==> yarrow <==
Design sram_logger, start of the top module:
module sram_logger(
    input         CLK_48MHZ,
    input         RESET,           
    input         READ_CMD,
    input  [79:0] GEIG_DATA,
    input  [79:0] MAG_DATA,
    input  [31:0] SRAM_D_IN,
    output [17:0] SRAM_A,
    output [3:0]  SRAM_SRBS,
    output        SRAM_CE,
    output        SRAM_WE,
    output        SRAM_OE,
    output [15:0] SRAM_D_OUT,
    output        SRAM_D_OE,
    output [15:0] DATA_READ,
    output [17:0] W_ADDRESS,
    output        W_CHIP_SELECT,
    output [17:0] R_ADDRESS,
    output        R_CHIP_SELECT
);
clock: 7.65 ns
lec_check: 0
abc_area: 1
cap_margin: 0
cell_pad_in_sites_global_placement: 2
core_margin: 3
core_utilization: 54
cts_cluster_size: 65
gpl_timing_driven: 1
hold_slack_margin: 0.1
max_routing_layer: met4
place_density: 0.52
setup_slack_margin: 2.24
slew_margin: 10
tns_end_percent: 90
run.sh (not shown) runs the stock make flow with config.mk's settings and CLKGATE_MAP_FILE=.
==> delta: changes against yarrow <==
ABC_AREA = 0   (was 1)
CAP_MARGIN = 25   (was 0)
CELL_PAD_IN_SITES_GLOBAL_PLACEMENT = default   (was 2)
CORE_MARGIN = 2   (was 3)
CORE_UTILIZATION = 69   (was 54)
CTS_CLUSTER_SIZE = 37   (was 65)
HOLD_SLACK_MARGIN = default   (was 0.1)
PLACE_DENSITY = 0.61   (was 0.52)
SETUP_SLACK_MARGIN = default   (was 2.24)
SLEW_MARGIN = 20   (was 10)
TNS_END_PERCENT = 75   (was 90)
==> flow/constraint.sdc (replaced) <==
create_clock -name core_clock -period 4.87 [get_ports {CLK_48MHZ}]
set_input_delay 0.9740 -clock core_clock [delete_from_list [all_inputs] [get_ports {CLK_48MHZ}]]
set_output_delay 0.9740 -clock core_clock [all_outputs]
set_load 0.01 [all_outputs]
==> maple: changes against yarrow <==
CAP_MARGIN = 5   (was 0)
CELL_PAD_IN_SITES_GLOBAL_PLACEMENT = default   (was 2)
CORE_MARGIN = 2   (was 3)
CORE_UTILIZATION = 40   (was 54)
CTS_CLUSTER_SIZE = default   (was 65)
GPL_ROUTABILITY_DRIVEN = 0   (was default)
HOLD_SLACK_MARGIN = -0.02   (was 0.1)
MAX_ROUTING_LAYER = default   (was met4)
PLACE_DENSITY = default   (was 0.52)
SETUP_SLACK_MARGIN = 0.33   (was 2.24)
SLEW_MARGIN = 20   (was 10)
TNS_END_PERCENT = default   (was 90)
==> flow/constraint.sdc (replaced) <==
create_clock -name core_clock -period 9.53 [get_ports {CLK_48MHZ}]
set_input_delay 1.9060 -clock core_clock [delete_from_list [all_inputs] [get_ports {CLK_48MHZ}]]
set_output_delay 1.9060 -clock core_clock [all_outputs]
set_load 0.01 [all_outputs]
==> qor summary <==
item	maple	delta	yarrow
Die boundary width	262 um	196 um	228 um
Most frequently used cell type in the post-synthesis netlist	sky130_fd_sc_hd__nand2_1	sky130_fd_sc_hd__dfrtp_1	sky130_fd_sc_hd__nand2_1
Register area share after synthesis	52.7%	55.3%	52.7%
Xor/xnor share of the synthesized area	2.93%	7.05%	2.93%
Top cell area share	46.2%	48.5%	46.2%
Die area	68600 um^2	38300 um^2	51900 um^2
Gates resized, CTS repair	0	138	-
Postcts setup bufs	0	9	-
Max Buffers Root-to-Sink	3	3	-
Status	complete, no violations	aborted with a tool error	aborted with a tool error
Stage where the flow stopped	-	global routing	global placement without I/O
Total instance count after detailed placement	4228	3398	-
AND-OR/OR-AND Cells, Area Fraction	9.85%	16.0%	9.85%
Cell Area, Synth	26600 um^2	25400 um^2	26600 um^2
Clock buffers created by TritonCTS	60	55	-
Pre-Place Util	40.4%	69.6%	55.2%
H-tree depth	2	2	-
Number of distinct standard cells referenced by the synthesized netlist	54	65	54
Mux share	0.762%	4.98%	0.762%
Total core area	65700 um^2	36400 um^2	48100 um^2
Gate Count Post-Synth	3198	2416	3198
Average footprint of a synthesized cell	8.32 um^2	10.5 um^2	8.32 um^2
Area post-placement	29900 um^2	31500 um^2	-
Place WS	1780 ps	-1080 ps	-
Count of pins on the block boundary	291	291	-

* * *

==> run R <==
sram_logger again, from the RTL that the note above started with.
export LEC_CHECK = 0
export ABC_AREA = 1
export CAP_MARGIN = 0
export CELL_PAD_IN_SITES_GLOBAL_PLACEMENT = 2
export CORE_MARGIN = 3
export CORE_UTILIZATION = 54
export CTS_CLUSTER_SIZE = 65
export GPL_TIMING_DRIVEN = 0
export HOLD_SLACK_MARGIN = 0.1
export MAX_ROUTING_LAYER = met4
export PLACE_DENSITY = 0.52
export SETUP_SLACK_MARGIN = 2.24
export SLEW_MARGIN = 5
export TNS_END_PERCENT = 55
create_clock -name core_clock -period 7.65 [get_ports {CLK_48MHZ}]
==> inputs of run X, as changes to run R <==
==> flow/config.mk (replaced) <==
export PLATFORM = sky130hd
export DESIGN_NAME = sram_logger
export DESIGN_NICKNAME = sram_logger
export VERILOG_FILES = /design/flow/design.v
export SDC_FILE = /design/flow/constraint.sdc
export NUM_CORES = 4
export LEC_CHECK = 0
export ABC_AREA = 0
export CAP_MARGIN = 20
export CORE_MARGIN = 2
export CORE_UTILIZATION = 57
export MAX_ROUTING_LAYER = met5
export MIN_ROUTING_LAYER = met1
export PLACE_DENSITY = 0.9
export SLEW_MARGIN = 35
export TNS_END_PERCENT = 90
==> flow/constraint.sdc (replaced) <==
create_clock -name core_clock -period 4.96 [get_ports {CLK_48MHZ}]
set_input_delay 0.9920 -clock core_clock [delete_from_list [all_inputs] [get_ports {CLK_48MHZ}]]
set_output_delay 0.9920 -clock core_clock [all_outputs]
set_load 0.01 [all_outputs]
==> comparison <==
Run X produced a layout that fails on setup timing. Run R never finished: it broke off in 3_1_place_gp_skip_io.
Against run R, the area after synthesis of run X is smaller by about 4.7%.
Against run R, the synthesized cell count of run X is smaller by 24%.
Between run R and run X, the lower die area is in run X (gap about 12%, measured against run X).

* * *

==> inputs of job 8667 <==
Starting RTL as in the previous note.
## sram_logger
module sram_logger(
    input         CLK_48MHZ,
    input         RESET,           
    input         READ_CMD,
    input  [79:0] GEIG_DATA,
    input  [79:0] MAG_DATA,
    input  [31:0] SRAM_D_IN,
    output [17:0] SRAM_A,
    output [3:0]  SRAM_SRBS,
    output        SRAM_CE,
    output        SRAM_WE,
    output        SRAM_OE,
    output [15:0] SRAM_D_OUT,
    output        SRAM_D_OE,
    output [15:0] DATA_READ,
    output [17:0] W_ADDRESS,
    output        W_CHIP_SELECT,
    output [17:0] R_ADDRESS,
    output        R_CHIP_SELECT
);
==> flow/config.mk <==
export PLATFORM = sky130hd
export DESIGN_NAME = sram_logger
export DESIGN_NICKNAME = sram_logger
export VERILOG_FILES = /design/flow/design.v
export SDC_FILE = /design/flow/constraint.sdc
export NUM_CORES = 4
export LEC_CHECK = 0
export ABC_AREA = 0
export CAP_MARGIN = 25
export CORE_ASPECT_RATIO = 0.72
export CORE_MARGIN = 3
export CORE_UTILIZATION = 72
export CTS_CLUSTER_DIAMETER = 39
export CTS_CLUSTER_SIZE = 72
export GPL_TIMING_DRIVEN = 1
export MAX_ROUTING_LAYER = met4
export PLACE_DENSITY = 0.52
export SETUP_SLACK_MARGIN = 0.75
export SLEW_MARGIN = 20
export TNS_END_PERCENT = 15
==> flow/constraint.sdc <==
create_clock -name core_clock -period 4.9 [get_ports {CLK_48MHZ}]
set_input_delay 0.9800 -clock core_clock [delete_from_list [all_inputs] [get_ports {CLK_48MHZ}]]
set_output_delay 0.9800 -clock core_clock [all_outputs]
set_load 0.01 [all_outputs]
==> job 2062 (differences from job 8667) <==
Settings changed: ABC_AREA 0 to default, CAP_MARGIN 25 to 20, CORE_ASPECT_RATIO 0.72 to default, CORE_MARGIN 3 to 2, CORE_UTILIZATION 72 to 40, CTS_CLUSTER_DIAMETER 39 to default, CTS_CLUSTER_SIZE 72 to default, GPL_TIMING_DRIVEN 1 to default, MAX_ROUTING_LAYER met4 to default, PLACE_DENSITY 0.52 to default, SETUP_SLACK_MARGIN 0.75 to default, TNS_END_PERCENT 15 to default.
==> flow/constraint.sdc (replaced) <==
create_clock -name core_clock -period 10.0 [get_ports {CLK_48MHZ}]
set_input_delay 2.0000 -clock core_clock [delete_from_list [all_inputs] [get_ports {CLK_48MHZ}]]
set_output_delay 2.0000 -clock core_clock [all_outputs]
set_load 0.01 [all_outputs]
==> job 5129 (differences from job 8667) <==
Settings changed: ABC_AREA 0 to default, CAP_MARGIN 25 to 5, CORE_ASPECT_RATIO 0.72 to default, CORE_MARGIN 3 to 2, CORE_UTILIZATION 72 to 40, CTS_CLUSTER_DIAMETER 39 to default, CTS_CLUSTER_SIZE 72 to default, GPL_ROUTABILITY_DRIVEN from default to 0, GPL_TIMING_DRIVEN 1 to 0, HOLD_SLACK_MARGIN from default to -0.02, MAX_ROUTING_LAYER met4 to default, PLACE_DENSITY 0.52 to default, SETUP_SLACK_MARGIN 0.75 to default, TNS_END_PERCENT 15 to default.
==> flow/constraint.sdc (replaced) <==
create_clock -name core_clock -period 9.53 [get_ports {CLK_48MHZ}]
set_input_delay 1.9060 -clock core_clock [delete_from_list [all_inputs] [get_ports {CLK_48MHZ}]]
set_output_delay 1.9060 -clock core_clock [all_outputs]
set_load 0.01 [all_outputs]
==> results <==
	job 8667	job 5129	job 2062
Outcome	aborted with a tool error	finished clean	finished clean
Failing step	clock tree synthesis (4_1_cts)	-	-
Share of power burned in registers	-	46.5%	48.6%
Global-route wire length before repair	-	124,000 um	121,000 um
Net switching component of the power	-	1.24 mW	1.15 mW
Comb area share	-	32.3%	33.4%
Clock tree from TritonCTS	-	built	built
Multi-input combinational cell count	-	1,604	1,604
DRC violation total after the first TritonRoute iteration	-	2,215	1,630
Layer with the highest usage	-	met2	met2
Clock network power consumption	-	2.50 mW	2.18 mW
Min-delay src	-	sram_interface_0.write_counter[2]	sram_interface_0.write_counter[3]
Core Rows	57	92	92
Slew margin rel.	-	25.7%	29.5%
Clk buf depth	-	3	3
Insertion delay at the late pin of the worst-skew pair	-	0.65 ns	0.65 ns
Met1 Use GR	-	31.8%	30.9%
Final worst slack	-	0.571 ns	1.30 ns
Number of iterations in the first detailed-routing pass	-	6	6
Switching Share	-	23.2%	23.6%
CP startpoint	-	GEIG_DATA[68]	sram_interface_0.srbs1
CORE AREA	0.0342 sq mm	0.0629 sq mm	0.0629 sq mm
Layout filler cell count	-	5,781	5,793
Power and IR drop assume default switching activity.
